--- flow/config.mk ---
export PLATFORM = sky130hd
export DESIGN_NAME = booth_walloc
export DESIGN_NICKNAME = booth_walloc
export VERILOG_FILES = /design/flow/design.v
export SDC_FILE = /design/flow/constraint.sdc
export NUM_CORES = 4
export LEC_CHECK = 0
export CAP_MARGIN = 20
export CORE_MARGIN = 2
export CORE_UTILIZATION = 70
export CTS_CLUSTER_SIZE = 34
export MAX_ROUTING_LAYER = met4
export SLEW_MARGIN = 20
--- flow/constraint.sdc ---
create_clock -name core_clock -period 4.57 [get_ports {clk}]
set_input_delay 0.9140 -clock core_clock [delete_from_list [all_inputs] [get_ports {clk}]]
set_output_delay 0.9140 -clock core_clock [all_outputs]
set_load 0.01 [all_outputs]
--- flow/design.v ---
module booth_sel(
  input [2:0] src,
  output [3:0] sel
);
wire y_add,y,y_sub;
wire sel_negative,sel_double_negative,sel_positive,sel_double_positive;
assign {y_add,y,y_sub} = src;
assign sel_negative =  y_add & (y & ~y_sub | ~y & y_sub);
assign sel_positive = ~y_add & (y & ~y_sub | ~y & y_sub);
assign sel_double_negative =  y_add & ~y & ~y_sub;
assign sel_double_positive = ~y_add &  y &  y_sub;
assign sel={sel_negative,sel_positive,sel_double_negative,sel_double_positive};
endmodule
module booth_result_sel(
  input [3:0] sel,
  input [1:0] src,
  output      p 
);
wire x,x_sub;
wire sel_negative,sel_double_negative,sel_positive,sel_double_positive;
assign {sel_negative,sel_positive,sel_double_negative,sel_double_positive}=sel;
assign {x,x_sub} =src;
assign p = ~(~(sel_negative & ~x) & ~(sel_double_negative & ~x_sub) 
           & ~(sel_positive & x ) & ~(sel_double_positive &  x_sub));
endmodule
module booth_partial
#(
    parameter WIDTH = 34
)
(
  input [2*WIDTH-1:0]  x_src,
  input [2:0] y_src,
  output [2*WIDTH-1:0]   p_result,
  output                cout 
);
wire y_add,y,y_sub;
assign {y_add,y,y_sub} = y_src;
wire [3:0] sel;
wire sel_negative,sel_double_negative,sel_positive,sel_double_positive;
assign {sel_negative,sel_positive,sel_double_negative,sel_double_positive}=sel;
assign cout=sel_negative || sel_double_negative;
booth_sel booth_sel(
    .src    (y_src),
    .sel    (sel)
);
booth_result_sel partial0(.sel (sel), .src ({x_src[0],1'b0}), .p (p_result[0]));
genvar x;
generate for ( x =1;x<WIDTH*2;x=x+1) begin : gen_partial
    booth_result_sel partial(.sel (sel), .src (x_src[x:x-1]), .p (p_result[x]));
end endgenerate
endmodule
module switch_17x68bits(
   input [1155:0] part_group,
      output [1155:0] sw_group
);
wire [67:0] po16,po15,po14,po13,po12,po11,po10,po09,po08,po07,po06,po05,po04,po03,po02,po01,po00;
assign {po16,po15,po14,po13,po12,po11,po10,po09,po08,po07,po06,po05,po04,po03,po02,po01,po00} = part_group;
genvar x;
generate for ( x =0;x<68;x=x+1) begin : gen_switch
    assign sw_group[(x+1)*17-1:x*17] = {po16[x],po15[x],po14[x],po13[x],po12[x],po11[x],po10[x],po09[x],
                                     po08[x],po07[x],po06[x],po05[x],po04[x],po03[x],po02[x],po01[x],po00[x]};
end endgenerate
endmodule
module walloc_17bits(
    input [16:0] src_in,
    input [13:0]  cin,
    output [13:0] cout_group,
    output      cout,s
);
wire [13:0] c;
wire [4:0] first_s;
csa csa0 (.in (src_in[16:14]), .cout (c[4]), .s (first_s[4]) );
csa csa1 (.in (src_in[13:11]), .cout (c[3]), .s (first_s[3]) );
csa csa2 (.in (src_in[10:08]), .cout (c[2]), .s (first_s[2]) );
csa csa3 (.in (src_in[07:05]), .cout (c[1]), .s (first_s[1]) );
csa csa4 (.in (src_in[04:02]), .cout (c[0]), .s (first_s[0]) );
wire [3:0] secnod_s;
csa csa5 (.in ({first_s[4:2]}             ), .cout (c[8]), .s (secnod_s[3]));
csa csa6 (.in ({first_s[1:0],src_in[1]}   ), .cout (c[7]), .s (secnod_s[2]));
csa csa7 (.in ({src_in[0],cin[4:3]}       ), .cout (c[6]), .s (secnod_s[1]));
csa csa8 (.in ({cin[2:0]}                 ), .cout (c[5]), .s (secnod_s[0]));
wire [1:0] thrid_s;
csa csa9 (.in (secnod_s[3:1]          ), .cout (c[10]), .s (thrid_s[1]));
csa csaA (.in ({secnod_s[0],cin[6:5]} ), .cout (c[09]), .s (thrid_s[0]));
wire [1:0] fourth_s;
csa csaB (.in ({thrid_s[1:0],cin[10]} ),  .cout (c[12]), .s (fourth_s[1]));
csa csaC (.in ({cin[9:7]             }),  .cout (c[11]), .s (fourth_s[0]));
wire fifth_s;
csa csaD (.in ({fourth_s[1:0],cin[11]}),  .cout (c[13]), .s (fifth_s));
csa csaE (.in ({fifth_s,cin[13:12]}   ),  .cout (cout),  .s  (s));
assign cout_group = c;
endmodule
module csa(
  input [2:0] in,
  output cout,s
);
wire a,b,cin;
assign a=in[2];
assign b=in[1];
assign cin=in[0];
assign s = a ^ b ^ cin;
assign cout = a & b | b & cin | a & cin;
endmodule
module booth_walloc# (parameter COMPUTER_WIDTH=32,parameter WIDTH =COMPUTER_WIDTH+2)
(
  input               clk           ,
  input               reset         ,
  input  [COMPUTER_WIDTH:0] src1,
  input  [COMPUTER_WIDTH:0] src2,
  input         in_valid,
  output reg    in_ready,
  output reg    out_valid,
  output [COMPUTER_WIDTH*2-1:0] result
);
reg [WIDTH-1:0] multiplier;
reg [WIDTH*2-1:0] multiplicand;
reg first_doing;
wire ready_to_doing;
assign ready_to_doing = in_ready && in_valid;
always@(posedge clk ) begin
      if (reset ) begin
        in_ready <=1'b0;
      end
      else begin
        in_ready<=1'b1;
      end
      if (ready_to_doing) begin
        first_doing<=1'b1;
      end
      else begin
        first_doing <= 1'b0;
      end
      out_valid <= first_doing;
end
always @(posedge clk ) begin
  if (ready_to_doing) begin
    multiplicand <= {{WIDTH{src1[COMPUTER_WIDTH]}},src1};
    multiplier <= {src2[COMPUTER_WIDTH],src2};
  end
end
wire [1155:0] part_group;
wire [16:0]   part_cout;
booth_partial part0 (.x_src (multiplicand), .y_src({multiplier[1:0],1'b0}), 
                        .p_result (part_group[67:0]), .cout(part_cout[0]));
genvar x;
generate for ( x =1;x<17;x=x+1) begin : gen_walloc_partial
booth_partial part (
                    .x_src ({multiplicand[2*WIDTH-1-2*x:0],
                    {2*x{1'b0}}}), 
                    .y_src({multiplier[(x+1)*2-1:x*2-1]}), 
                    .p_result (part_group[(x+1)*68-1:x*68]), .cout(part_cout[x]));
end endgenerate
wire [1155:0] swo_group; 
switch_17x68bits switch (.part_group (part_group), .sw_group (swo_group));
wire [937:0] wt_cout; 
wire [66:0]  wt_c;
wire [67:0]  wt_s;
walloc_17bits walloc00 (.src_in (swo_group[16:0]), .cin({part_cout[13:0]}), 
                    .cout_group (wt_cout[13:0]),  .cout(wt_c[0]), .s (wt_s[0]));
genvar y;
generate for ( y =1;y<67;y=y+1) begin : gen_walloc
walloc_17bits walloc  (.src_in (swo_group[(y+1)*17-1:y*17]), .cin({wt_cout[y*14-1:(y-1)*14]}), 
                    .cout_group (wt_cout[(y+1)*14-1:y*14]),  .cout(wt_c[y]), .s (wt_s[y]));
end endgenerate
walloc_17bits walloc67(.src_in (swo_group[1155:1139]), .cin({wt_cout[937:924]}), 
                    .cout_group (),  .cout(), .s (wt_s[67]));
reg [67:0] wt_s_buf,wt_c_buf;
reg  part_next_highest_bit;
always@(posedge clk ) begin
  if (first_doing) begin
    wt_c_buf <= {wt_c,part_cout[14]};
    wt_s_buf <= {wt_s};
    part_next_highest_bit <= part_cout[15];
  end
end
wire [WIDTH*2-1:0] adder_a;
wire [WIDTH*2-1:0] adder_b;
wire              adder_cin;
wire [WIDTH*2-1:0] adder_result;
wire        adder_cout;
assign adder_a   = wt_c_buf;
assign adder_b   = wt_s_buf;
assign adder_cin = part_next_highest_bit;
assign {adder_cout, adder_result} = adder_a + adder_b + {{WIDTH*2-2{1'b0}},adder_cin};
assign result = adder_result[COMPUTER_WIDTH*2-1:0];
endmodule
--- flow/run.sh ---
#!/bin/bash
# the make line also repeats each setting of config.mk as NAME=value (left out here)
make -C /OpenROAD-flow-scripts/flow DESIGN_CONFIG=/design/flow/config.mk WORK_HOME=/design/flow/orfs CLKGATE_MAP_FILE= finish
==> results.toml, run 1 <==
# physical design summary
[status]
outcome = "did not finish"
failing_step = "5_1_grt"

[cts]
cts.path.max_buffers = 2
cts_buffers = 17
cts-htree-levels = 4
ctsRootBufferMaster = "clkbuf_16"
clock-sinks = 198

[synth]
aoi_oai_family_share_of_the_synthesized_area_pct = 16.44
number_of_cells_in_the_yosys_synthesis_report = 4600
syn-instance-count = 4600
number_of_enable_type_register_cells_in_the_synthesized_netlist = 195
numSynthFlops = 198
yosys-stat-area_sq_um = 42210
post_synth_xor_area_fraction_pct = 12.32
ys_sh_mux_pct = 0.7826
avgSynthCellArea_sq_um = 9.176
synthDominantCellAreaShare_pct = 36.43
synth_nets = 5513
leading_cell_type_by_number_of_instances_after_synthesis = "fa_1"
asyncSetResetFlopFracSynth_pct = 0
cell_types_occupying_the_most_area_after_synthesis = "fa_1 (36%), edfxtp_1 (14%), xor2_1 (6.2%), xnor2_1 (6.1%), inv_1 (5.8%)"
distinct_cell_type_count_after_synthesis = 69
yosysWarningCount = 1
yosysTopAreaCell = "fa_1"
synth_simple_gate_area_share_pct = 7.850
syn-cell-area_sq_um = 42210
synth-main-ff-cell = "edfxtp_1"
fa_ha_area_share_pct = 38.68
common_cells = "fa_1 (768), inv_1 (657), nor2_1 (522)"
topCombFamilyByArea = "adder cells"
ys_seq_share_pct = 14.02

[floorplan]
floorplan.core_area_sq_um = 60020
die_height_microns = 249.6
fp.dieArea_sq_um = 62280
die_w_microns = 249.6
row_count = 90
floorplan.initialDensity_pct = 70.32
ioPinCount = 135

[placement]
placed_cells_incl_taps = 5663
place.detailed.hpwl_microns = 113900
place.port_buffers = 134
place.gp.congestion = 1.042
==> per-stage QoR <==
stage	area (sq um)	hold slack (ns)	worst slack, ns
global placement	49410	0.8714	-0.4945
detailed placement	49410	0.8813	-0.7513
CTS	52310	0.8579	-0.6378
floorplan	43130	0.7289	-0.6910
==> timing repair <==
| action | in CTS |
|---|---|
| setup buffers | 67 |
| hold buffers | 0 |
| pin swaps | 167 |
| setup endpoints to repair | 177 |
| cloned | 12 |
| endpoints found under the hold margin | 0 |
| resized | 510 |
==> run 2: changes to the inputs <==
Settings changed: ABC_AREA from default to 0, CORE_ASPECT_RATIO from default to 1.26, CORE_UTILIZATION 70 to 72, CTS_CLUSTER_DIAMETER from default to 189, CTS_CLUSTER_SIZE 34 to 41, GPL_ROUTABILITY_DRIVEN from default to 1, MAX_ROUTING_LAYER met4 to met5, MIN_ROUTING_LAYER from default to met1, PLACE_DENSITY_LB_ADDON from default to 0.28, TNS_END_PERCENT from default to 5.
Clock period 4.57 ns to 3.89 ns, I/O delays scaled along.
==> results.toml, run 2 <==
# physical design summary
[status]
error_line = "[ERROR GRT-0232] Routing congestion too high. Check the congestion heatmap in the GUI."
outcome = "did not finish"
failing_step = "5_1_grt"

[placement]
placed_cells_incl_taps = 5867
place.gp.congestion = 0.9968
preCtsSetupSlack_ns = -1.497
place.port_buffers = 134
place.detailed.hpwl_microns = 125200

[synth]
yosysWarningCount = 1
fa_ha_area_share_pct = 38.68
yosys-stat-area_sq_um = 42210
numSynthFlops = 198
asyncSetResetFlopFracSynth_pct = 0
synthDominantCellAreaShare_pct = 36.43
distinct_cell_type_count_after_synthesis = 69
syn-instance-count = 4600
aoi_oai_family_share_of_the_synthesized_area_pct = 16.44
number_of_enable_type_register_cells_in_the_synthesized_netlist = 195
ys_sh_mux_pct = 0.7826
synth_simple_gate_area_share_pct = 7.850
cell_types_occupying_the_most_area_after_synthesis = "fa_1 (36%), edfxtp_1 (14%), xor2_1 (6.2%), xnor2_1 (6.1%), inv_1 (5.8%)"
syn-cell-area_sq_um = 42210
common_cells = "fa_1 (768), inv_1 (657), nor2_1 (522)"
post_synth_xor_area_fraction_pct = 12.32
synth_nets = 5513
avgSynthCellArea_sq_um = 9.176
ys_seq_share_pct = 14.02
topCombFamilyByArea = "adder cells"
number_of_cells_in_the_yosys_synthesis_report = 4600
yosysTopAreaCell = "fa_1"
leading_cell_type_by_number_of_instances_after_synthesis = "fa_1"
synth-main-ff-cell = "edfxtp_1"

[cts]
cts.path.max_buffers = 2
cts-htree-levels = 4
cts.hold.buffers_added = 0
clock-sinks = 198
cts_buffers = 17
ctsRootBufferMaster = "clkbuf_16"

[floorplan]
die_height_microns = 275.8
fp.dieArea_sq_um = 60590
die_w_microns = 219.7
ioPinCount = 135
row_count = 99
floorplan.initialDensity_pct = 72.81
floorplan.core_area_sq_um = 57970

[global_routing]
grt_usage_pct = 82.28
global_route.overflow_total = 639
## run 2: timing repair
item / 4_1_cts
pin swaps: 85
hold endpoints to repair: 0
setup endpoints to repair: 182
resized: 259
buffers inserted: 20
## run 2: through the flow
step	instance area, sq um	setup TNS [ns]
after floorplan	42400	-139.06
after global placement	50860	-154.70
after detailed placement	50860	-175.46
after CTS	52420	-174.54
## run 2: layer usage
metal  global-route usage, %  overflow
met1                   81.75         8
met2                   96.60       327
met3                   69.87        26
met4                   83.50       278
met5                   34.84         0
==> run 3: changes to the inputs <==
Settings changed: SETUP_SLACK_MARGIN from default to 0.67.
Clock period 3.89 ns to 5.01 ns, I/O delays scaled along.
==> results.toml, run 3 <==
# synthesis and place-and-route metrics
[status]
outcome = "failed layout checks"
layout.failed_checks = "setup timing"

[flow_run]
warning_count = 29
drv.max_cap_violation_count = 0

[drt]
final_antenna_net_count = 0
route.detailed.vias_per_inst = 7.172
drt_wl_total_microns = 155700
drt_wl_cell_microns = 28.65
drt_first_iter_violations = 7517
drt-pass1-iter-count = 13
remaining_drc_errors = 0
vias = 38990

[power_and_ir_drop]
internal_power_mw = 17.38
clock_power_share_pct = 4.8
power_mw = 34.58
clock_power_mw = 1.68
p_sw_mw = 17.20
power_density_nw_per_um2 = 701.6
sequentialPowerShare_pct = 12.9
irDropWorstVdd_mv = 1.004
seq_cell_power_mw = 4.46
switching_share_pct = 49.74
comb_power_share_pct = 82.3
power_top_consumer = "combinational cells"
p_leak_nw = 20.88
power.combinational.total_mw = 28.4

[final_timing]
timing.fmax_ghz = 0.1807
finalHoldViolations = 0
final_max_slew_viol_count = 0
rsz0062_at_grt = "true"
fin_worst_skew_ns = 0.03666
final-setup-viol-count = 96
final.period_utilization_pct = 110.5
worst_slack_ns = -0.5254
worst_slew_pin_slew_ns = 0.9675
hold_slack_ns = 0.6589
fin_tns_setup_ns = -9.006
relative_max_transition_margin_pct = 35.50
final.min_clock_period_ns = 5.535

[synth]
yosys-stat-area_sq_um = 42210
syn-cell-area_sq_um = 42210
synth_simple_gate_area_share_pct = 7.850
asyncSetResetFlopFracSynth_pct = 0
common_cells = "fa_1 (768), inv_1 (657), nor2_1 (522)"
synth-main-ff-cell = "edfxtp_1"
fa_ha_area_share_pct = 38.68
leading_cell_type_by_number_of_instances_after_synthesis = "fa_1"
number_of_enable_type_register_cells_in_the_synthesized_netlist = 195
numSynthFlops = 198
avgSynthCellArea_sq_um = 9.176
syn-instance-count = 4600
cell_types_occupying_the_most_area_after_synthesis = "fa_1 (36%), edfxtp_1 (14%), xor2_1 (6.2%), xnor2_1 (6.1%), inv_1 (5.8%)"
yosysWarningCount = 1
aoi_oai_family_share_of_the_synthesized_area_pct = 16.44
topCombFamilyByArea = "adder cells"
ys_sh_mux_pct = 0.7826
ys_seq_share_pct = 14.02
post_synth_xor_area_fraction_pct = 12.32
distinct_cell_type_count_after_synthesis = 69
synth_nets = 5513
yosysTopAreaCell = "fa_1"
synthDominantCellAreaShare_pct = 36.43
number_of_cells_in_the_yosys_synthesis_report = 4600

[floorplan]
row_count = 99
floorplan.core_area_sq_um = 57970
floorplan.initialDensity_pct = 72.81
die_height_microns = 275.8
fp.dieArea_sq_um = 60590
die_w_microns = 219.7
ioPinCount = 135

[worst_setup_path]
crit_start = "multiplier[24]"
critPathCaptureType = "register"
critical_path.slowest_cell = "edfxtp_1"
cp_num_cells = 20
timing.critical_path.cells = "nand2_1 -> nand2_1 -> nor2_1 -> a21oi_2 -> inv_1 -> ha_1 -> xnor2_2 -> fa_1 -> fa_1 -> inv_1 -> fa_1 -> inv_1 -> fa_2 -> xor2_2 -> xnor2_2 -> xnor2_1 -> xnor2_1 -> xnor2_1 -> xnor2_1 -> xnor2_1"
cp_data_required_time_ns = 5.33
critical_path.max_stage_delay_ns = 0.65
rr_worst_depth = 20
arrival_ns = 5.86
critPathTopFamily = "adder cells"
timing_worst_setup_path_type = "register to register"
worstSetupEndpoint = "adder_b[63]"
worstReg2RegStart = "multiplier[24]"
cpMostUsedCell = "xnor2_1"
critical_path.n_buffers_inverters = 3
rrSetupSlack_ns = -0.53
cp-start-kind = "register"
critical_path_peak_fanout = 3
regToRegEndpoint = "adder_b[63]"

[placement]
place.gp.congestion = 1.022
placed_cell_area_sq_um = 46580
place.port_buffers = 134
place.detailed.hpwl_microns = 104200

[global_routing]
grt_max_degree = 64
grt_pass1_vias = 38730
antenna_found_initial = 5
grt_usage_pct = 49.54
global_route.overflow_total = 0
grt_pass1_wl_microns = 222400

[cts]
cts_tree = "built"
clock-sinks = 198
path_clk_slew_ns = 0.10
ctsRootBufferMaster = "clkbuf_16"
cts.path.max_buffers = 2
clock_latency_ns = 0.58
cts.hold.buffers_added = 0
cts_buffers = 17
cts-htree-levels = 4

[min_path]
holdPathStages = 0
worst_hold_path_type = "register to register"
hold_start = "first_doing"
whs_endpoint = "out_valid"

[final_layout]
layout.cell_area.non_filler_sq_um = 49290
area_growth_pct = 16.78
finish.utilization_pct = 85.03
final_nets = 5576
==> run 3: repair_timing <==
action	in CTS	in global routing
pin swaps	135	130
gates cloned	1	2
buffers inserted	15	17
setup endpoints to repair	179	180
gates resized	317	317
==> run 3: through the flow <==
stage	setup slack [ns]	std cells
final	-0.5254	5436
after global routing	-0.5501	5434
after CTS	-0.1751	5414
after detailed placement	-0.4992	5366
after global placement	-0.4622	5366
after floorplan	-0.3274	4600
==> run 3: layer usage <==
layer / track usage [%] / up-vias / share of wire [%]
li1: - / 15000 / -
met5: 0.1587 / - / 0.043
met3: 16.87 / 1558 / 15
met4: 42.12 / 4 / 12
met1: 55.62 / 18440 / 30
met2: 76.14 / 3977 / 44
==> run 3: layout make-up <==
type                            instances  area [sq um]
Clock inverter                         15         237.7
Antenna cell                            3         7.507
Multi-Input combinational cell       3293         33870
Clock buffer                           17         425.4
Tap cell                              757         947.2
Fill cell                            2897          8681
Timing Repair Buffer                  496          5399
Inverter                              657          2480
Sequential cell                       198          5919
==> run 4: changes to the inputs <==
Settings changed: ABC_AREA 0 to default, CORE_ASPECT_RATIO 1.26 to default, CORE_UTILIZATION 72 to 70, CTS_CLUSTER_DIAMETER 189 to default, CTS_CLUSTER_SIZE 41 to 53, GPL_ROUTABILITY_DRIVEN 1 to default, HOLD_SLACK_MARGIN from default to 0.29, MAX_ROUTING_LAYER met5 to met4, MIN_ROUTING_LAYER met1 to default, PLACE_DENSITY_LB_ADDON 0.28 to default, SETUP_SLACK_MARGIN 0.67 to default, TNS_END_PERCENT 5 to 70.
Clock period 5.01 ns to 4.46 ns, I/O delays scaled along.
==> results.toml, run 4 <==
# physical design summary
[synth]
synth_simple_gate_area_share_pct = 7.850
ys_sh_mux_pct = 0.7826
number_of_enable_type_register_cells_in_the_synthesized_netlist = 195
syn-instance-count = 4600
asyncSetResetFlopFracSynth_pct = 0
fa_ha_area_share_pct = 38.68
numSynthFlops = 198
synthDominantCellAreaShare_pct = 36.43
yosysWarningCount = 1
distinct_cell_type_count_after_synthesis = 69
synth-main-ff-cell = "edfxtp_1"
cell_types_occupying_the_most_area_after_synthesis = "fa_1 (36%), edfxtp_1 (14%), xor2_1 (6.2%), xnor2_1 (6.1%), inv_1 (5.8%)"
yosysTopAreaCell = "fa_1"
yosys-stat-area_sq_um = 42210
ys_seq_share_pct = 14.02
topCombFamilyByArea = "adder cells"
syn-cell-area_sq_um = 42210
number_of_cells_in_the_yosys_synthesis_report = 4600
common_cells = "fa_1 (768), inv_1 (657), nor2_1 (522)"
avgSynthCellArea_sq_um = 9.176
post_synth_xor_area_fraction_pct = 12.32
synth_nets = 5513
leading_cell_type_by_number_of_instances_after_synthesis = "fa_1"
aoi_oai_family_share_of_the_synthesized_area_pct = 16.44

[placement]
place.detailed.hpwl_microns = 118700
placed_cell_area_sq_um = 50240
preCtsSetupSlack_ns = -0.7807
place.port_buffers = 134
place.gp.congestion = 1.058

[cts]
ctsRootBufferMaster = "clkbuf_16"
cts-htree-levels = 4
clock-sinks = 198
cts.path.max_buffers = 2
cts.hold.buffers_added = 0
cts_buffers = 17

[status]
failing_step = "5_1_grt"
outcome = "did not finish"

[floorplan]
row_count = 90
die_w_microns = 249.6
floorplan.initialDensity_pct = 70.32
fp.dieArea_sq_um = 62280
die_height_microns = 249.6
floorplan.core_area_sq_um = 60020
ioPinCount = 135
[run 4: timing repair]
| action | 4_1_cts |
|---|---|
| setup buffers | 38 |
| pin swaps | 73 |
| cloned | 4 |
| gates resized | 307 |
| setup endpoints to repair | 178 |
[run 4: per-stage QoR]
stage	hold slack [ns]	instances
CTS	0.8526	5840
detailed placement	0.8784	5770
floorplan	0.7289	4600
global placement	0.8603	5770
==> run 5: changes to the inputs <==
Settings changed: ABC_AREA from default to 1, CORE_UTILIZATION 70 to 72, CTS_CLUSTER_DIAMETER from default to 190, CTS_CLUSTER_SIZE 53 to 97, HOLD_SLACK_MARGIN 0.29 to default, MAX_ROUTING_LAYER met4 to default, TNS_END_PERCENT 70 to default.
Clock period 4.46 ns to 4.98 ns, I/O delays scaled along.
==> results.toml, run 5 <==
# physical design summary
[status]
outcome = "did not finish"
failing_step = "5_1_grt"
error_line = "[ERROR GRT-0232] Routing congestion too high. Check the congestion heatmap in the GUI."

[floorplan]
fp.dieArea_sq_um = 60150
ioPinCount = 135
die_w_microns = 245.3
floorplan.core_area_sq_um = 57590
die_height_microns = 245.3
row_count = 88
floorplan.initialDensity_pct = 72.78

[synth]
synthDominantCellAreaShare_pct = 36.69
fa_ha_area_share_pct = 38.96
numSynthFlops = 198
topCombFamilyByArea = "adder cells"
leading_cell_type_by_number_of_instances_after_synthesis = "inv_1"
yosysWarningCount = 1
distinct_cell_type_count_after_synthesis = 47
synth_nets = 6116
number_of_enable_type_register_cells_in_the_synthesized_netlist = 195
synth-main-ff-cell = "edfxtp_1"
yosys-stat-area_sq_um = 41910
asyncSetResetFlopFracSynth_pct = 0
yosysTopAreaCell = "fa_1"
synth_simple_gate_area_share_pct = 13.34
ys_sh_mux_pct = 0
syn-instance-count = 5203
common_cells = "inv_1 (997), nand2_1 (973), fa_1 (768)"
ys_seq_share_pct = 14.12
syn-cell-area_sq_um = 41910
number_of_cells_in_the_yosys_synthesis_report = 5203
cell_types_occupying_the_most_area_after_synthesis = "fa_1 (37%), edfxtp_1 (14%), inv_1 (8.9%), nand2_1 (8.7%), a221oi_1 (5.5%)"
aoi_oai_family_share_of_the_synthesized_area_pct = 19.30
post_synth_xor_area_fraction_pct = 1.024
avgSynthCellArea_sq_um = 8.055

[placement]
place.gp.congestion = 1.111
place.detailed.hpwl_microns = 135600
placed_cells_incl_taps = 6151
place.port_buffers = 134
placed_cell_area_sq_um = 47410
preCtsSetupSlack_ns = -0.3219

[cts]
ctsRootBufferMaster = "clkbuf_16"
cts.hold.buffers_added = 0
cts_buffers = 17
cts-htree-levels = 4
cts.path.max_buffers = 2
clock-sinks = 198

[global_routing]
global_route.overflow_total = 1
grt_usage_pct = 74.71
run 5: what timing repair did:
item,in CTS
cloned,8
endpoints found under the setup margin,126
buffers inserted,34
resized,283
pin swaps,103
run 5: stage by stage:
stage / setup TNS, ns / hold WS [ns]
after floorplan: -0.2815 / 0.7216
after global placement: -4.452 / 0.6808
after detailed placement: -16.66 / 0.7441
after CTS: -2.981 / 0.7396
run 5: metal layers:
metal	GRT overflow	track usage, %
met1	1	75.66
met2	0	92.36
met3	0	57.89
met4	0	70.09
met5	0	37.75
==> run 6: changes to the inputs <==
Settings changed: CELL_PAD_IN_SITES_DETAIL_PLACEMENT from default to 2, CORE_ASPECT_RATIO from default to 0.53, CORE_MARGIN 2 to 8, CORE_UTILIZATION 72 to 47, CTS_CLUSTER_DIAMETER 190 to 265, CTS_CLUSTER_SIZE 97 to default, GPL_ROUTABILITY_DRIVEN from default to 0, GPL_TIMING_DRIVEN from default to 0, HOLD_SLACK_MARGIN from default to 0.06, MAX_ROUTING_LAYER from default to met5, PLACE_DENSITY_LB_ADDON from default to 0.23, SETUP_SLACK_MARGIN from default to 1.07, TNS_END_PERCENT from default to 40.
Clock period 4.98 ns to 8.54 ns, I/O delays scaled along.
==> results.toml, run 6 <==
# physical design summary
[synth]
synth_nets = 6116
fa_ha_area_share_pct = 38.96
yosysWarningCount = 1
syn-cell-area_sq_um = 41910
synthDominantCellAreaShare_pct = 36.69
synth-main-ff-cell = "edfxtp_1"
synth_simple_gate_area_share_pct = 13.34
common_cells = "inv_1 (997), nand2_1 (973), fa_1 (768)"
post_synth_xor_area_fraction_pct = 1.024
ys_seq_share_pct = 14.12
number_of_enable_type_register_cells_in_the_synthesized_netlist = 195
numSynthFlops = 198
syn-instance-count = 5203
yosysTopAreaCell = "fa_1"
topCombFamilyByArea = "adder cells"
ys_sh_mux_pct = 0
avgSynthCellArea_sq_um = 8.055
asyncSetResetFlopFracSynth_pct = 0
distinct_cell_type_count_after_synthesis = 47
aoi_oai_family_share_of_the_synthesized_area_pct = 19.30
yosys-stat-area_sq_um = 41910
cell_types_occupying_the_most_area_after_synthesis = "fa_1 (37%), edfxtp_1 (14%), inv_1 (8.9%), nand2_1 (8.7%), a221oi_1 (5.5%)"
number_of_cells_in_the_yosys_synthesis_report = 5203
leading_cell_type_by_number_of_instances_after_synthesis = "inv_1"

[floorplan]
fp.dieArea_sq_um = 99460
die_w_microns = 426.2
floorplan.initialDensity_pct = 47.59
ioPinCount = 135
row_count = 79
die_height_microns = 233.4
floorplan.core_area_sq_um = 88070

[status]
error_line = "[ERROR DPL-0033] detailed placement checks failed during check placement."
outcome = "did not finish"
failing_step = "3_5_place_dp"

[placement]
place.port_buffers = 134
[run 6: per-stage QoR]
stage          total power, mW  hold WS (ns)  instance area (sq um)  setup WS [ns]  std cells
3_3_place_gp             18.62         1.064                  44720         0.6501       6511
2_1_floorplan            12.03        0.7216                  41910          2.683       5203
==> run 7: changes to the inputs <==
Settings changed: CELL_PAD_IN_SITES_DETAIL_PLACEMENT 2 to default, CORE_ASPECT_RATIO 0.53 to default, CORE_MARGIN 8 to 2, CORE_UTILIZATION 47 to 48, CTS_CLUSTER_DIAMETER 265 to 228, CTS_CLUSTER_SIZE from default to 38, GPL_ROUTABILITY_DRIVEN 0 to default, GPL_TIMING_DRIVEN 0 to default, HOLD_SLACK_MARGIN 0.06 to default, MAX_ROUTING_LAYER met5 to default, PLACE_DENSITY_LB_ADDON 0.23 to default, SETUP_SLACK_MARGIN 1.07 to default, TNS_END_PERCENT 40 to default.
Clock period 8.54 ns to 7.5 ns, I/O delays scaled along.
==> results.toml, run 7 <==
# synthesis and place-and-route metrics
[worst_setup_path]
arrival_ns = 6.68
critical_path.slowest_cell = "a21oi_1"
worstSetupEndpoint = "adder_b[63]"
rrSetupSlack_ns = 1.11
timing.critical_path.cells = "buf_4 -> inv_1 -> nor3_1 -> a21oi_1 -> fa_1 -> buf_4 -> fa_1 -> fa_1 -> inv_1 -> fa_1 -> inv_1 -> fa_1 -> nor2_1 -> inv_1 -> nand2_1 -> nand2_1 -> nand3_1 -> nand2_1 -> inv_1 -> nand3_1 -> nand2_1 -> inv_1 -> nand3_1 -> nand2_1"
cpMostUsedCell = "inv_1"
cp-start-kind = "register"
regToRegEndpoint = "adder_b[63]"
critical_path_peak_fanout = 14
critical_path.n_buffers_inverters = 8
critPathTopFamily = "adder cells"
cp_data_required_time_ns = 7.79
critPathCaptureType = "register"
rr_worst_depth = 24
cp_num_cells = 24
critical_path.max_stage_delay_ns = 0.69
timing_worst_setup_path_type = "register to register"

[power_and_ir_drop]
sequentialPowerShare_pct = 13.3
seq_cell_power_mw = 2.88
power.combinational.total_mw = 17.8
p_leak_nw = 19.77
internal_power_mw = 10.33
clock_power_share_pct = 4.7
power_density_nw_per_um2 = 485.5
power_top_consumer = "combinational cells"
switching_share_pct = 52.29
clock_power_mw = 1.02
comb_power_share_pct = 82.0
p_sw_mw = 11.32
irDropWorstVdd_mv = 0.4532

[floorplan]
row_count = 108
die_w_microns = 299.5
die_height_microns = 299.5
floorplan.core_area_sq_um = 86620
ioPinCount = 135
floorplan.initialDensity_pct = 48.38
fp.dieArea_sq_um = 89690

[global_routing]
global_route.overflow_total = 0
antenna_found_initial = 6
gr-usage-met1_pct = 52.77
grt_util_met2_pct = 53.90
grt_pass1_vias = 37230
grt_usage_pct = 39.20
grt_pass1_wl_microns = 255600
grt_max_degree = 68
use_met3_pct = 18.11
gr-max-usage-layer = "met2"

[synth]
yosysTopAreaCell = "fa_1"
synth_nets = 6116
synth-main-ff-cell = "edfxtp_1"
asyncSetResetFlopFracSynth_pct = 0
ys_sh_mux_pct = 0
aoi_oai_family_share_of_the_synthesized_area_pct = 19.30
ys_seq_share_pct = 14.12
fa_ha_area_share_pct = 38.96
leading_cell_type_by_number_of_instances_after_synthesis = "inv_1"
synth_simple_gate_area_share_pct = 13.34
syn-cell-area_sq_um = 41910
number_of_cells_in_the_yosys_synthesis_report = 5203
yosysWarningCount = 1
topCombFamilyByArea = "adder cells"
distinct_cell_type_count_after_synthesis = 47
syn-instance-count = 5203
numSynthFlops = 198
number_of_enable_type_register_cells_in_the_synthesized_netlist = 195
avgSynthCellArea_sq_um = 8.055
synthDominantCellAreaShare_pct = 36.69
post_synth_xor_area_fraction_pct = 1.024
cell_types_occupying_the_most_area_after_synthesis = "fa_1 (37%), edfxtp_1 (14%), inv_1 (8.9%), nand2_1 (8.7%), a221oi_1 (5.5%)"
common_cells = "inv_1 (997), nand2_1 (973), fa_1 (768)"
yosys-stat-area_sq_um = 41910

[drt]
drt_wl_total_microns = 174500
route.detailed.vias_per_inst = 6.200
vias = 38640
final_antenna_net_count = 0
remaining_drc_errors = 0
drt-pass1-iter-count = 11
drt_wl_cell_microns = 27.99
drt_first_iter_violations = 6212

[min_path]
whs_endpoint = "out_valid"
hold_start = "first_doing"
worst_hold_path_type = "register to register"
holdPathStages = 0

[final_timing]
final.min_clock_period_ns = 6.394
final_max_slew_viol_count = 0
final.period_utilization_pct = 85.25
worst_slew_pin_slew_ns = 1.230
fin_worst_skew_ns = 0.03894
timing.fmax_ghz = 0.1564
finalHoldViolations = 0
relative_max_transition_margin_pct = 17.81
fin_tns_setup_ns = 0
worst_slack_ns = 1.106
final-setup-viol-count = 0
rsz0062_at_grt = "false"

[placement]
place.gp.congestion = 1.011
preCtsSetupSlack_ns = 1.153
placed_cells_incl_taps = 6197
place.detailed.hpwl_microns = 134200
place.port_buffers = 134

[final_layout]
fillerInstances = 8389
area_growth_pct = 6.431
finish.utilization_pct = 51.50
fin_cells = 6233
logic_area_sq_um = 30610
seq_area_sq_um = 5919
final_nets = 5974

[status]
outcome = "timing/DRC/antenna clean"

[cts]
clock-sinks = 198
cts.hold.buffers_added = 0
postCtsSetupRepairBufs = 0
path_clk_slew_ns = 0.09
cts_buffers = 17
ctsRootBufferMaster = "clkbuf_16"
cts_tree = "built"
clock_latency_ns = 0.54
cts_resized = 0
cts-htree-levels = 4
cts.path.max_buffers = 2

[flow_run]
warning_count = 26
drv.max_cap_violation_count = 0
==> run 7: cell type report <==
cell class	instances	share of cell area, %
diodes	4	0.02244
clock buffers	17	0.9537
clock inverters	15	0.3899
inverters	1035	8.710
multi-input cells	3569	68.62
flip-flops and latches	198	13.27
well taps	1155	3.240
repair buffers	240	4.791
==> run 7: through the flow <==
stage	hold WS, ns	instance area [sq um]	power, mW
6_report	0.8024	44600	21.66
5_1_grt	0.8465	44590	24.02
4_1_cts	0.8221	44590	21.66
3_5_place_dp	0.8126	43990	20.63
3_3_place_gp	0.8135	43990	20.10
2_1_floorplan	0.7216	41910	13.70
==> run 7: per-layer routing <==
metal	share of wire, %	wire, microns
met3	16	28390
met1	39	68250
met2	39	68540
met4	5.3	9249
met5	0.032	55
==> run 8: changes to the inputs <==
Settings changed: CAP_MARGIN 20 to 25, CELL_PAD_IN_SITES_GLOBAL_PLACEMENT from default to 3, CORE_ASPECT_RATIO from default to 0.59, CORE_MARGIN 2 to 9, CORE_UTILIZATION 48 to 19, CTS_CLUSTER_DIAMETER 228 to 183, CTS_CLUSTER_SIZE 38 to 41, GPL_ROUTABILITY_DRIVEN from default to 1, GPL_TIMING_DRIVEN from default to 1, MAX_ROUTING_LAYER from default to met4, MIN_ROUTING_LAYER from default to met1, PLACE_DENSITY_LB_ADDON from default to 0.28, TNS_END_PERCENT from default to 50.
Clock period 7.5 ns to 7.56 ns, I/O delays scaled along.
==> results.toml, run 8 <==
# synthesis and place-and-route metrics
[floorplan]
row_count = 131
fp.dieArea_sq_um = 238400
die_height_microns = 378.7
floorplan.core_area_sq_um = 217700
die_w_microns = 629.4
ioPinCount = 135
floorplan.initialDensity_pct = 19.25

[drt]
drt_wl_total_microns = 231300
final_antenna_net_count = 0
drt_first_iter_violations = 4732
route.detailed.vias_per_inst = 4.799
drt-pass1-iter-count = 6
drt_wl_cell_microns = 28.64
remaining_drc_errors = 0
vias = 38760

[synth]
numSynthFlops = 198
synthDominantCellAreaShare_pct = 36.69
cell_types_occupying_the_most_area_after_synthesis = "fa_1 (37%), edfxtp_1 (14%), inv_1 (8.9%), nand2_1 (8.7%), a221oi_1 (5.5%)"
yosys-stat-area_sq_um = 41910
common_cells = "inv_1 (997), nand2_1 (973), fa_1 (768)"
yosysTopAreaCell = "fa_1"
synth_simple_gate_area_share_pct = 13.34
leading_cell_type_by_number_of_instances_after_synthesis = "inv_1"
ys_seq_share_pct = 14.12
asyncSetResetFlopFracSynth_pct = 0
fa_ha_area_share_pct = 38.96
post_synth_xor_area_fraction_pct = 1.024
aoi_oai_family_share_of_the_synthesized_area_pct = 19.30
distinct_cell_type_count_after_synthesis = 47
number_of_enable_type_register_cells_in_the_synthesized_netlist = 195
syn-cell-area_sq_um = 41910
number_of_cells_in_the_yosys_synthesis_report = 5203
avgSynthCellArea_sq_um = 8.055
yosysWarningCount = 1
synth-main-ff-cell = "edfxtp_1"
synth_nets = 6116
topCombFamilyByArea = "adder cells"
syn-instance-count = 5203
ys_sh_mux_pct = 0

[global_routing]
global_route.overflow_total = 0
antenna_found_initial = 18
grt_pass1_vias = 38510
grt_max_degree = 68
grt_usage_pct = 19.62
grt_pass1_wl_microns = 323100

[power_and_ir_drop]
irDropWorstVdd_mv = 0.1914
p_sw_mw = 11.64
p_leak_nw = 20.21
power_top_consumer = "combinational cells"
power_mw = 21.94
clock_power_mw = 1.22
sequentialPowerShare_pct = 13.5
clock_power_share_pct = 5.5
switching_share_pct = 53.08
power_density_nw_per_um2 = 460.8
power.combinational.total_mw = 17.8
comb_power_share_pct = 81.0
seq_cell_power_mw = 2.96
internal_power_mw = 10.29

[final_timing]
final.period_utilization_pct = 85.45
rsz0062_at_grt = "false"
relative_max_transition_margin_pct = 27.45
worst_slack_ns = 1.100
fin_worst_skew_ns = 0.02211
timing.fmax_ghz = 0.1548
finalHoldViolations = 0
fin_tns_setup_ns = 0
final-setup-viol-count = 0
final_max_slew_viol_count = 0
worst_slew_pin_slew_ns = 1.088
final.min_clock_period_ns = 6.460

[cts]
ctsRootBufferMaster = "clkbuf_16"
cts_resized = 0
postCtsSetupRepairBufs = 0
clock_latency_ns = 0.58
cts-htree-levels = 4
cts.path.max_buffers = 3
clock-sinks = 198
cts_tree = "built"
path_clk_slew_ns = 0.08
cts_buffers = 25
cts.hold.buffers_added = 0

[worst_setup_path]
cpMostUsedCell = "fa_1"
worstReg2RegStart = "multiplier[17]"
critPathCaptureType = "register"
rrSetupSlack_ns = 1.10
regToRegEndpoint = "adder_b[22]"
cp-start-kind = "register"
timing.critical_path.cells = "nor2_1 -> inv_1 -> nor2_4 -> inv_2 -> o22ai_1 -> a21oi_1 -> o21ai_0 -> fa_1 -> inv_1 -> fa_1 -> fa_1 -> inv_1 -> fa_1 -> fa_1 -> fa_1"
crit_start = "multiplier[17]"
critical_path_peak_fanout = 19
timing_worst_setup_path_type = "register to register"
critical_path.n_buffers_inverters = 4
critPathTopFamily = "adder cells"
critical_path.max_stage_delay_ns = 0.60
critical_path.slowest_cell = "nor2_4"
arrival_ns = 6.74
cp_num_cells = 15
cp_data_required_time_ns = 7.84
rr_worst_depth = 15
worstSetupEndpoint = "adder_b[22]"

[placement]
preCtsSetupSlack_ns = 1.205
place.detailed.hpwl_microns = 185300
place.gp.congestion = 0.8662
place.port_buffers = 134

[min_path]
worst_hold_path_type = "register to register"
holdPathStages = 0
whs_endpoint = "adder_b[31]"
hold_start = "first_doing"

[flow_run]
warning_count = 26
drv.max_cap_violation_count = 0

[final_layout]
area_growth_pct = 13.58
final_nets = 6047

[status]
outcome = "timing/DRC/antenna clean"
-- run 8: final cells by class --
class | instances | area (sq um)
fill | 24200 | 170100
multi-input combinational | 3569 | 30540
sequential | 198 | 5919
inverter | 1035 | 3887
tap | 2926 | 3661
timing repair buffer | 305 | 2850
clock buffer | 28 | 636.9
clock inverter | 4 | 71.32
antenna | 12 | 30.03
-- run 8: through the flow --
step / util (%) / area, sq um / cells / hold WS, ns
5_1_grt: 21.86 / 47590 / 8073 / 0.7346
6_report: 21.87 / 47600 / 8077 / 0.7150
3_3_place_gp: 21.41 / 46600 / 8021 / 0.8862
4_1_cts: 21.80 / 47460 / 8060 / 0.9007
2_1_floorplan: - / 41910 / 5203 / 0.7216
3_5_place_dp: 21.48 / 46750 / 8028 / 0.9005
-- run 8: per-layer routing --
layer,wire (microns),global-route usage [%],vias to the layer above
met3,19620,4.132,162
met4,3657,2.639,0
met1,116800,29.73,19980
met5,0,-,-
met2,91210,26.93,1799
li1,-,-,16820
==> run 9: changes to the inputs <==
Settings changed: ABC_AREA 1 to default, CAP_MARGIN 25 to 20, CELL_PAD_IN_SITES_GLOBAL_PLACEMENT 3 to default, CORE_ASPECT_RATIO 0.59 to default, CORE_MARGIN 9 to 2, CORE_UTILIZATION 19 to 71, CTS_CLUSTER_DIAMETER 183 to default, CTS_CLUSTER_SIZE 41 to 53, GPL_ROUTABILITY_DRIVEN 1 to default, GPL_TIMING_DRIVEN 1 to default, MIN_ROUTING_LAYER met1 to default, PLACE_DENSITY_LB_ADDON 0.28 to 0.01, SETUP_SLACK_MARGIN from default to 1.49, TNS_END_PERCENT 50 to 70.
Clock period 7.56 ns to 5.17 ns, I/O delays scaled along.
==> results.toml, run 9 <==
# synthesis and place-and-route metrics
[power_and_ir_drop]
power.combinational.total_mw = 28.0
clock_power_share_pct = 4.4
p_sw_mw = 16.35
internal_power_mw = 17.49
power_density_nw_per_um2 = 667.2
p_leak_nw = 21.09
clock_power_mw = 1.48
comb_power_share_pct = 82.7
power_top_consumer = "combinational cells"
power_mw = 33.84
sequentialPowerShare_pct = 12.9
irDropWorstVdd_mv = 1.127
seq_cell_power_mw = 4.36
switching_share_pct = 48.31

[final_layout]
area_growth_pct = 20.14
final_nets = 5606

[final_timing]
rsz0062_at_grt = "true"
fin_worst_skew_ns = 0.01952
final_max_slew_viol_count = 0
final.min_clock_period_ns = 5.364
worst_slew_pin_slew_ns = 1.105
finalHoldViolations = 0
relative_max_transition_margin_pct = 26.30
final-setup-viol-count = 2
final.period_utilization_pct = 103.7
timing.fmax_ghz = 0.1864
worst_slack_ns = -0.1935

[synth]
syn-cell-area_sq_um = 42210
fa_ha_area_share_pct = 38.68
synth-main-ff-cell = "edfxtp_1"
ys_sh_mux_pct = 0.7826
leading_cell_type_by_number_of_instances_after_synthesis = "fa_1"
aoi_oai_family_share_of_the_synthesized_area_pct = 16.44
syn-instance-count = 4600
cell_types_occupying_the_most_area_after_synthesis = "fa_1 (36%), edfxtp_1 (14%), xor2_1 (6.2%), xnor2_1 (6.1%), inv_1 (5.8%)"
synthDominantCellAreaShare_pct = 36.43
avgSynthCellArea_sq_um = 9.176
synth_nets = 5513
yosysWarningCount = 1
number_of_enable_type_register_cells_in_the_synthesized_netlist = 195
yosys-stat-area_sq_um = 42210
numSynthFlops = 198
topCombFamilyByArea = "adder cells"
synth_simple_gate_area_share_pct = 7.850
yosysTopAreaCell = "fa_1"
number_of_cells_in_the_yosys_synthesis_report = 4600
common_cells = "fa_1 (768), inv_1 (657), nor2_1 (522)"
asyncSetResetFlopFracSynth_pct = 0
post_synth_xor_area_fraction_pct = 12.32
distinct_cell_type_count_after_synthesis = 69
ys_seq_share_pct = 14.02

[global_routing]
global_route.overflow_total = 0
grt_usage_pct = 48.35
grt_pass1_wl_microns = 214600
grt_pass1_vias = 36610
antenna_found_initial = 2
grt_max_degree = 131

[drt]
drt_wl_cell_microns = 28.30
final_antenna_net_count = 0
route.detailed.vias_per_inst = 7.018
drt_first_iter_violations = 7012
remaining_drc_errors = 0
vias = 38470
drt-pass1-iter-count = 13
drt_wl_total_microns = 155100

[cts]
cts-htree-levels = 4
cts.path.max_buffers = 2
path_clk_slew_ns = 0.10
clock_latency_ns = 0.54
cts_buffers = 17
cts_tree = "built"
clock-sinks = 198
ctsRootBufferMaster = "clkbuf_16"

[worst_setup_path]
cp_num_cells = 19
cp_data_required_time_ns = 5.46
rr_worst_depth = 19
cpMostUsedCell = "xnor2_1"
critPathCaptureType = "register"
worstSetupEndpoint = "adder_b[63]"
timing_worst_setup_path_type = "register to register"
critPathTopFamily = "adder cells"
critical_path.slowest_cell = "fa_1"
timing.critical_path.cells = "buf_4 -> buf_6 -> o21ai_4 -> ha_4 -> xor2_2 -> fa_1 -> clkinvlp_4 -> fa_1 -> inv_1 -> fa_1 -> inv_1 -> fa_2 -> xor2_1 -> xnor2_1 -> xnor2_1 -> xnor2_1 -> xnor2_1 -> xnor2_1 -> xnor2_1"
regToRegEndpoint = "adder_b[63]"
critical_path_peak_fanout = 7
cp-start-kind = "register"
critical_path.n_buffers_inverters = 5
rrSetupSlack_ns = -0.19
critical_path.max_stage_delay_ns = 0.56
arrival_ns = 5.65

[status]
layout.failed_checks = "setup timing"
outcome = "failed layout checks"

[flow_run]
drv.max_cap_violation_count = 0
warning_count = 31

[placement]
place.port_buffers = 134
preCtsSetupSlack_ns = -0.3202
place.gp.congestion = 0.9997
place.detailed.hpwl_microns = 99930

[floorplan]
row_count = 89
fp.dieArea_sq_um = 61410
floorplan.initialDensity_pct = 71.65
die_w_microns = 247.8
ioPinCount = 135
die_height_microns = 247.8
floorplan.core_area_sq_um = 58910

[min_path]
hold_start = "first_doing"
holdPathStages = 1
worst_hold_path_type = "register to register"
whs_endpoint = "adder_b[9]"
[run 9: through the flow]
step	utilization, %	instances	hold slack (ns)	TNS [ns]	cell area, sq um
2_1_floorplan	-	4600	0.7289	-0.09102	43070
3_3_place_gp	78.22	5295	0.8619	-0.7910	46080
3_5_place_dp	78.22	5295	0.8778	-1.352	46080
4_1_cts	81.60	5394	0.8964	0	48070
5_1_grt	86.08	5482	0.9318	-0.8333	50710
6_report	86.08	5482	0.8674	-0.2070	50710
[run 9: per-layer routing]
metal / GRT usage (%) / wire [microns] / vias up / part of all wire (%)
met5: - / 0 / - / 0
met4: 20.20 / 11620 / 0 / 7.5
met3: 17.87 / 26830 / 1151 / 17
met2: 69.12 / 65800 / 3833 / 42
met1: 62.32 / 50870 / 18410 / 33
li1: - / - / 15080 / -
[run 9: final cells by class]
type                            count  area (sq um)
Multi-Input combinational cell   3296         34850
Fill cell                        2962          8198
Sequential cell                   198          5919
Timing Repair Buffer              523          5869
Inverter                          657          2505
Tap cell                          773         967.2
Clock buffer                       18         439.2
Clock inverter                     14         152.6
Antenna cell                        3         7.507
[run 9: what timing repair did]
| action | in CTS | in global routing |
|---|---|---|
| pin swaps | 84 | 267 |
| endpoints found under the setup margin | 187 | 187 |
| hold buffers | 0 | 0 |
| cloned | 3 | 15 |
| buffers inserted | 64 | 70 |
| gates resized | 300 | 531 |
==> run 10: changes to the inputs <==
Settings changed: ABC_AREA from default to 1, CORE_ASPECT_RATIO from default to 1.64, CORE_UTILIZATION 71 to 58, CTS_CLUSTER_DIAMETER from default to 189, CTS_CLUSTER_SIZE 53 to 41, GPL_ROUTABILITY_DRIVEN from default to 0, MAX_ROUTING_LAYER met4 to met5, MIN_ROUTING_LAYER from default to met1, PLACE_DENSITY_LB_ADDON 0.01 to default, SETUP_SLACK_MARGIN 1.49 to default, TNS_END_PERCENT 70 to 5.
Clock period 5.17 ns to 3.89 ns, I/O delays scaled along.
==> results.toml, run 10 <==
# physical design summary
[status]
outcome = "did not finish"
failing_step = "5_1_grt"
error_line = "[ERROR GRT-0116] Global routing finished with congestion. Check the congestion regions in the DRC Viewer."

[synth]
synth-main-ff-cell = "edfxtp_1"
number_of_enable_type_register_cells_in_the_synthesized_netlist = 195
syn-cell-area_sq_um = 41910
common_cells = "inv_1 (997), nand2_1 (973), fa_1 (768)"
avgSynthCellArea_sq_um = 8.055
yosys-stat-area_sq_um = 41910
number_of_cells_in_the_yosys_synthesis_report = 5203
yosysWarningCount = 1
numSynthFlops = 198
synth_simple_gate_area_share_pct = 13.34
aoi_oai_family_share_of_the_synthesized_area_pct = 19.30
syn-instance-count = 5203
post_synth_xor_area_fraction_pct = 1.024
topCombFamilyByArea = "adder cells"
distinct_cell_type_count_after_synthesis = 47
leading_cell_type_by_number_of_instances_after_synthesis = "inv_1"
synthDominantCellAreaShare_pct = 36.69
asyncSetResetFlopFracSynth_pct = 0
ys_sh_mux_pct = 0
yosysTopAreaCell = "fa_1"
cell_types_occupying_the_most_area_after_synthesis = "fa_1 (37%), edfxtp_1 (14%), inv_1 (8.9%), nand2_1 (8.7%), a221oi_1 (5.5%)"
fa_ha_area_share_pct = 38.96
synth_nets = 6116
ys_seq_share_pct = 14.12

[floorplan]
floorplan.initialDensity_pct = 58.42
fp.dieArea_sq_um = 74490
die_w_microns = 213.9
floorplan.core_area_sq_um = 71730
row_count = 126
ioPinCount = 135
die_height_microns = 348.2

[global_routing]
global_route.overflow_total = 147
grt_usage_pct = 59.30

[cts]
cts-htree-levels = 4
cts.path.max_buffers = 2
cts_buffers = 17
clock-sinks = 198
ctsRootBufferMaster = "clkbuf_16"

[placement]
preCtsSetupSlack_ns = -1.486
place.detailed.hpwl_microns = 153700
place.port_buffers = 134
placed_cell_area_sq_um = 51700
run 10: repair_timing:
item | CTS
hold buffers | 0
pin swaps | 213
resized | 437
gates cloned | 9
endpoints found under the setup margin | 175
setup buffers | 33
run 10: stage by stage:
| step | TNS, ns | total power [mW] | cells |
|---|---|---|---|
| after floorplan | -131.65 | 26.43 | 5203 |
| after global placement | -153.27 | 39.48 | 6758 |
| after detailed placement | -159.81 | 40.82 | 6758 |
| after CTS | -129.66 | 43.39 | 6827 |
run 10: layer usage:
metal / overflow / track usage [%]
met5: 0 / 5.621
met4: 70 / 58.58
met3: 0 / 32.13
met2: 77 / 84.85
met1: 0 / 60.07
==> run 11: changes to the inputs <==
Settings changed: CORE_ASPECT_RATIO 1.64 to 0.91, CORE_UTILIZATION 58 to 72, CTS_CLUSTER_DIAMETER 189 to 279, CTS_CLUSTER_SIZE 41 to 100, GPL_ROUTABILITY_DRIVEN 0 to default, MAX_ROUTING_LAYER met5 to default, MIN_ROUTING_LAYER met1 to default, PLACE_DENSITY from default to 0.37.
Clock period 3.89 ns to 4.14 ns, I/O delays scaled along.
==> results.toml, run 11 <==
# physical design summary
[status]
outcome = "did not finish"
failing_step = "5_1_grt"
error_line = "[ERROR GRT-0116] Global routing finished with congestion. Check the congestion regions in the DRC Viewer."

[placement]
placed_cell_area_sq_um = 50320
place.gp.congestion = 1.165
place.detailed.hpwl_microns = 148600
place.port_buffers = 134

[floorplan]
row_count = 84
ioPinCount = 135
fp.dieArea_sq_um = 60160
floorplan.initialDensity_pct = 72.63
die_w_microns = 256.9
die_height_microns = 234.2
floorplan.core_area_sq_um = 57700

[synth]
cell_types_occupying_the_most_area_after_synthesis = "fa_1 (37%), edfxtp_1 (14%), inv_1 (8.9%), nand2_1 (8.7%), a221oi_1 (5.5%)"
syn-cell-area_sq_um = 41910
avgSynthCellArea_sq_um = 8.055
ys_seq_share_pct = 14.12
yosysTopAreaCell = "fa_1"
synth_nets = 6116
aoi_oai_family_share_of_the_synthesized_area_pct = 19.30
ys_sh_mux_pct = 0
synthDominantCellAreaShare_pct = 36.69
number_of_enable_type_register_cells_in_the_synthesized_netlist = 195
post_synth_xor_area_fraction_pct = 1.024
leading_cell_type_by_number_of_instances_after_synthesis = "inv_1"
common_cells = "inv_1 (997), nand2_1 (973), fa_1 (768)"
topCombFamilyByArea = "adder cells"
distinct_cell_type_count_after_synthesis = 47
yosys-stat-area_sq_um = 41910
fa_ha_area_share_pct = 38.96
numSynthFlops = 198
yosysWarningCount = 1
asyncSetResetFlopFracSynth_pct = 0
synth-main-ff-cell = "edfxtp_1"
synth_simple_gate_area_share_pct = 13.34
number_of_cells_in_the_yosys_synthesis_report = 5203
syn-instance-count = 5203

[cts]
cts-htree-levels = 4
cts_buffers = 17
ctsRootBufferMaster = "clkbuf_16"
cts.path.max_buffers = 2
clock-sinks = 198

[global_routing]
global_route.overflow_total = 706
grt_usage_pct = 86.58
==> run 11: routing by layer <==
metal	track usage, %	overflow
met1	85.05	77
met2	99.62	289
met3	75.52	80
met4	88.68	247
met5	52.54	13
==> run 11: stage by stage <==
stage	hold slack, ns	instances	worst slack [ns]	setup TNS, ns
4_1_cts	0.5582	6525	-0.9207	-95.22
3_5_place_dp	0.5473	6434	-1.166	-120.96
3_3_place_gp	0.5285	6434	-0.9435	-97.30
2_1_floorplan	0.7216	5203	-0.9350	-99.90
==> run 11: what timing repair did <==
action | 4_1_cts
setup buffers | 45
setup endpoints to repair | 152
hold endpoints to repair | 0
gates cloned | 15
resized | 543
pin swaps | 280
hold buffers | 0
==> run 12: changes to the inputs <==
Settings changed: ABC_AREA 1 to default, CORE_ASPECT_RATIO 0.91 to default, CORE_UTILIZATION 72 to 40, CTS_CLUSTER_DIAMETER 279 to default, CTS_CLUSTER_SIZE 100 to default, PLACE_DENSITY 0.37 to default, TNS_END_PERCENT 5 to default.
Clock period 4.14 ns to 3.97 ns, I/O delays scaled along.
==> results.toml, run 12 <==
# synthesis and place-and-route metrics
[cts]
ctsRootBufferMaster = "clkbuf_16"
cts-htree-levels = 4
cts_tree = "built"
clock_latency_ns = 0.54
path_clk_slew_ns = 0.09
cts.path.max_buffers = 2
cts_buffers = 17
clock-sinks = 198

[final_timing]
worst_slack_ns = -1.014
final_max_slew_viol_count = 0
rsz0062_at_grt = "true"
fin_tns_setup_ns = -129.44
final.period_utilization_pct = 125.5
worst_slew_pin_slew_ns = 0.9722
relative_max_transition_margin_pct = 35.19
final-setup-viol-count = 179
timing.fmax_ghz = 0.2006
fin_worst_skew_ns = 0.01514
finalHoldViolations = 0
final.min_clock_period_ns = 4.984

[synth]
synth_nets = 5513
synth-main-ff-cell = "edfxtp_1"
synth_simple_gate_area_share_pct = 7.850
topCombFamilyByArea = "adder cells"
yosysWarningCount = 1
number_of_enable_type_register_cells_in_the_synthesized_netlist = 195
asyncSetResetFlopFracSynth_pct = 0
distinct_cell_type_count_after_synthesis = 69
syn-cell-area_sq_um = 42210
syn-instance-count = 4600
post_synth_xor_area_fraction_pct = 12.32
fa_ha_area_share_pct = 38.68
ys_sh_mux_pct = 0.7826
ys_seq_share_pct = 14.02
leading_cell_type_by_number_of_instances_after_synthesis = "fa_1"
yosys-stat-area_sq_um = 42210
yosysTopAreaCell = "fa_1"
common_cells = "fa_1 (768), inv_1 (657), nor2_1 (522)"
synthDominantCellAreaShare_pct = 36.43
avgSynthCellArea_sq_um = 9.176
numSynthFlops = 198
number_of_cells_in_the_yosys_synthesis_report = 4600
cell_types_occupying_the_most_area_after_synthesis = "fa_1 (36%), edfxtp_1 (14%), xor2_1 (6.2%), xnor2_1 (6.1%), inv_1 (5.8%)"
aoi_oai_family_share_of_the_synthesized_area_pct = 16.44

[global_routing]
grt_max_degree = 71
global_route.overflow_total = 0
grt_pass1_wl_microns = 227500
antenna_found_initial = 3
grt_pass1_vias = 37310
grt_usage_pct = 27.85

[drt]
diodes = 0
drt_wl_total_microns = 155100
final_antenna_net_count = 0
vias = 37030
route.detailed.vias_per_inst = 5.597
drt_first_iter_violations = 4066
drt_wl_cell_microns = 23.44
remaining_drc_errors = 0
drt-pass1-iter-count = 18

[power_and_ir_drop]
comb_power_share_pct = 83.1
power_mw = 44.50
switching_share_pct = 46.11
clock_power_share_pct = 4.4
power_density_nw_per_um2 = 791.3
p_leak_nw = 23.88
internal_power_mw = 23.98
irDropWorstVdd_mv = 0.5789
clock_power_mw = 1.94
power.combinational.total_mw = 37.0
power_top_consumer = "combinational cells"
seq_cell_power_mw = 5.59
sequentialPowerShare_pct = 12.6
p_sw_mw = 20.52

[flow_run]
warning_count = 29
drv.max_cap_violation_count = 0

[final_layout]
final_nets = 6125
seq_area_sq_um = 5919
logic_area_sq_um = 34810
fillerInstances = 9170
finish.utilization_pct = 53.57
layout.cell_area.non_filler_sq_um = 56230
area_growth_pct = 33.23

[worst_setup_path]
critical_path.n_buffers_inverters = 5
rr_worst_depth = 13
critPathTopFamily = "adder cells"
cp-start-kind = "register"
timing.critical_path.cells = "buf_6 -> xor2_4 -> buf_12 -> buf_12 -> a221o_1 -> fa_1 -> inv_2 -> fa_1 -> fa_1 -> inv_2 -> fa_1 -> fa_2 -> fa_2"
critical_path.slowest_cell = "fa_1"
arrival_ns = 5.26
cpMostUsedCell = "fa_1"
critical_path.max_stage_delay_ns = 0.58
worstReg2RegStart = "multiplier[19]"
critical_path_peak_fanout = 7
cp_num_cells = 13
worstSetupEndpoint = "adder_b[41]"
crit_start = "multiplier[19]"
rrSetupSlack_ns = -1.01
timing_worst_setup_path_type = "register to register"
cp_data_required_time_ns = 4.24
regToRegEndpoint = "adder_b[41]"
critPathCaptureType = "register"

[floorplan]
ioPinCount = 135
fp.dieArea_sq_um = 108100
floorplan.core_area_sq_um = 105000
die_height_microns = 328.8
row_count = 119
floorplan.initialDensity_pct = 40.21
die_w_microns = 328.8

[status]
layout.failed_checks = "setup timing"
outcome = "failed layout checks"

[placement]
place.detailed.hpwl_microns = 115600
place.gp.congestion = 0.9545
place.port_buffers = 134
placed_cell_area_sq_um = 51670

[min_path]
hold_start = "first_doing"
holdPathStages = 0
worst_hold_path_type = "register to register"
whs_endpoint = "adder_b[6]"
## run 12: metal layers
metal  part of all wire, %  vias up  GRT usage (%)
li1                      -    16130              -
met1                    41    18500          38.19
met2                    44     2007          42.30
met3                    11      395          7.387
met4                   4.3        2          10.17
met5                0.0084        -              0
## run 12: final cells by class
type | instances | area share, %
Clock buffer | 17 | 0.7565
Multi-Input combinational cell | 3294 | 61.90
Timing Repair Buffer | 1044 | 18.95
Inverter | 657 | 4.448
Tap cell | 1391 | 3.095
Clock inverter | 15 | 0.3226
Sequential cell | 198 | 10.53
## run 12: repair_timing
item | 4_1_cts | 5_1_grt
hold buffers | 0 | 0
setup endpoints to repair | 182 | 181
pin swaps | 121 | 179
gates resized | 546 | 280
gates cloned | 9 | 20
buffers inserted | 53 | 48
## run 12: through the flow
stage / std cells / hold WS [ns] / setup slack (ns)
2_1_floorplan: 4600 / 0.7289 / -1.291
4_1_cts: 6553 / 0.6766 / -0.9420
3_5_place_dp: 6462 / 0.6611 / -1.115
5_1_grt: 6616 / 0.6788 / -1.147
3_3_place_gp: 6462 / 0.6502 / -1.065
6_report: 6616 / 0.6596 / -1.014
==> run 13: changes to the inputs <==
Settings changed: ABC_AREA from default to 1, CAP_MARGIN 20 to 30, CELL_PAD_IN_SITES_DETAIL_PLACEMENT from default to 1, CELL_PAD_IN_SITES_GLOBAL_PLACEMENT from default to 0, CORE_ASPECT_RATIO from default to 0.72, CORE_UTILIZATION 40 to 33, CTS_CLUSTER_SIZE from default to 15, GPL_TIMING_DRIVEN from default to 1, MAX_ROUTING_LAYER from default to met5, MIN_ROUTING_LAYER from default to met1, SETUP_SLACK_MARGIN from default to -0.86, SLEW_MARGIN 20 to 25.
Clock period 3.97 ns to 8.7 ns, I/O delays scaled along.
==> results.toml, run 13 <==
# synthesis and place-and-route metrics
[final_timing]
fin_tns_setup_ns = 0
rsz0062_at_grt = "false"
timing.fmax_ghz = 0.1530
final.min_clock_period_ns = 6.537
worst_slew_pin_slew_ns = 1.146
final_max_slew_viol_count = 0
final.period_utilization_pct = 75.14
finalHoldViolations = 0
relative_max_transition_margin_pct = 23.41
worst_slack_ns = 2.163
final-setup-viol-count = 0
fin_worst_skew_ns = 0.04941

[synth]
fa_ha_area_share_pct = 38.96
leading_cell_type_by_number_of_instances_after_synthesis = "inv_1"
syn-instance-count = 5203
topCombFamilyByArea = "adder cells"
avgSynthCellArea_sq_um = 8.055
synthDominantCellAreaShare_pct = 36.69
number_of_cells_in_the_yosys_synthesis_report = 5203
common_cells = "inv_1 (997), nand2_1 (973), fa_1 (768)"
syn-cell-area_sq_um = 41910
ys_sh_mux_pct = 0
ys_seq_share_pct = 14.12
numSynthFlops = 198
yosysTopAreaCell = "fa_1"
post_synth_xor_area_fraction_pct = 1.024
synth_nets = 6116
synth-main-ff-cell = "edfxtp_1"
aoi_oai_family_share_of_the_synthesized_area_pct = 19.30
distinct_cell_type_count_after_synthesis = 47
yosys-stat-area_sq_um = 41910
yosysWarningCount = 1
cell_types_occupying_the_most_area_after_synthesis = "fa_1 (37%), edfxtp_1 (14%), inv_1 (8.9%), nand2_1 (8.7%), a221oi_1 (5.5%)"
synth_simple_gate_area_share_pct = 13.34
number_of_enable_type_register_cells_in_the_synthesized_netlist = 195
asyncSetResetFlopFracSynth_pct = 0

[global_routing]
antenna_found_initial = 9
grt_max_degree = 74
global_route.overflow_total = 0
grt_pass1_vias = 40740
grt_pass1_wl_microns = 286200
grt_usage_pct = 29.98

[final_layout]
fin_cells = 6755
final_nets = 5970
area_growth_pct = 8.530
seq_area_sq_um = 5919
finish.utilization_pct = 36.24
fillerInstances = 15050
logic_area_sq_um = 30620

[floorplan]
die_height_microns = 306.4
ioPinCount = 135
die_w_microns = 424.0
row_count = 110
fp.dieArea_sq_um = 129900
floorplan.initialDensity_pct = 33.39
floorplan.core_area_sq_um = 125500

[cts]
cts_buffers = 17
cts.hold.buffers_added = 0
postCtsSetupRepairBufs = 0
cts_resized = 0
cts.path.max_buffers = 2
cts_tree = "built"
clock_latency_ns = 0.57
cts-htree-levels = 4
clock-sinks = 198
ctsRootBufferMaster = "clkbuf_16"
path_clk_slew_ns = 0.13

[power_and_ir_drop]
irDropWorstVdd_mv = 0.3439
switching_share_pct = 54.14
p_leak_nw = 19.85
p_sw_mw = 10.89
power_density_nw_per_um2 = 442.2
internal_power_mw = 9.223
power_mw = 20.11
power.combinational.total_mw = 16.7
seq_cell_power_mw = 2.54
sequentialPowerShare_pct = 12.6
power_top_consumer = "combinational cells"
comb_power_share_pct = 83.0
clock_power_mw = 0.889
clock_power_share_pct = 4.4

[worst_setup_path]
cp-start-kind = "register"
critical_path.slowest_cell = "edfxtp_1"
rr_worst_depth = 22
critPathCaptureType = "register"
rrSetupSlack_ns = 2.16
cp_num_cells = 22
arrival_ns = 6.88
critical_path.n_buffers_inverters = 7
cp_data_required_time_ns = 9.05
timing_worst_setup_path_type = "register to register"
timing.critical_path.cells = "inv_1 -> a21oi_1 -> fa_1 -> buf_4 -> fa_1 -> fa_1 -> inv_1 -> fa_1 -> inv_1 -> fa_1 -> nor2_1 -> inv_1 -> nand2_1 -> nand2_1 -> nand3_1 -> nand2_1 -> inv_1 -> nand3_1 -> nand2_1 -> inv_1 -> nand3_1 -> nand2_1"
worstSetupEndpoint = "adder_b[63]"
cpMostUsedCell = "inv_1"
critPathTopFamily = "adder cells"
critical_path.max_stage_delay_ns = 1.02
regToRegEndpoint = "adder_b[63]"
critical_path_peak_fanout = 20

[min_path]
whs_endpoint = "out_valid"
holdPathStages = 0
hold_start = "first_doing"
worst_hold_path_type = "register to register"

[drt]
final_antenna_net_count = 0
drt-pass1-iter-count = 10
remaining_drc_errors = 0
drt_wl_cell_microns = 29.30
vias = 40820
route.detailed.vias_per_inst = 6.043
drt_first_iter_violations = 7170
drt_wl_total_microns = 197900

[placement]
place.gp.congestion = 1.035
place.detailed.hpwl_microns = 152500
placed_cells_incl_taps = 6707
preCtsSetupSlack_ns = 2.200
place.port_buffers = 134

[status]
outcome = "timing/DRC/antenna clean"

[flow_run]
warning_count = 26
drv.max_cap_violation_count = 0
run 13: per-layer routing:
| layer | track usage (%) | part of all wire, % | vias up |
|---|---|---|---|
| met4 | 7.962 | 3.2 | 16 |
| met1 | 41.84 | 42 | 20570 |
| met3 | 17.93 | 18 | 477 |
| met2 | 38.21 | 37 | 3112 |
| met5 | 0 | 0.086 | - |
| li1 | - | - | 16650 |
run 13: per-stage QoR:
step,area [sq um],hold WS (ns)
6_report,45480,0.8691
5_1_grt,45470,0.8850
4_1_cts,45200,0.8541
3_5_place_dp,44590,0.8133
3_3_place_gp,44520,0.8027
2_1_floorplan,41910,0.7216
run 13: layout make-up:
| type | instances | area share, % |
|---|---|---|
| Tap cell | 1680 | 4.621 |
| Timing Repair Buffer | 236 | 5.144 |
| Inverter | 1035 | 8.541 |
| Antenna cell | 5 | 0.02751 |
| Sequential cell | 198 | 13.01 |
| Clock buffer | 17 | 0.9353 |
| Multi-Input combinational cell | 3569 | 67.32 |
| Clock inverter | 15 | 0.3989 |
No activity file was given, so power comes from the tool's default toggle rates.
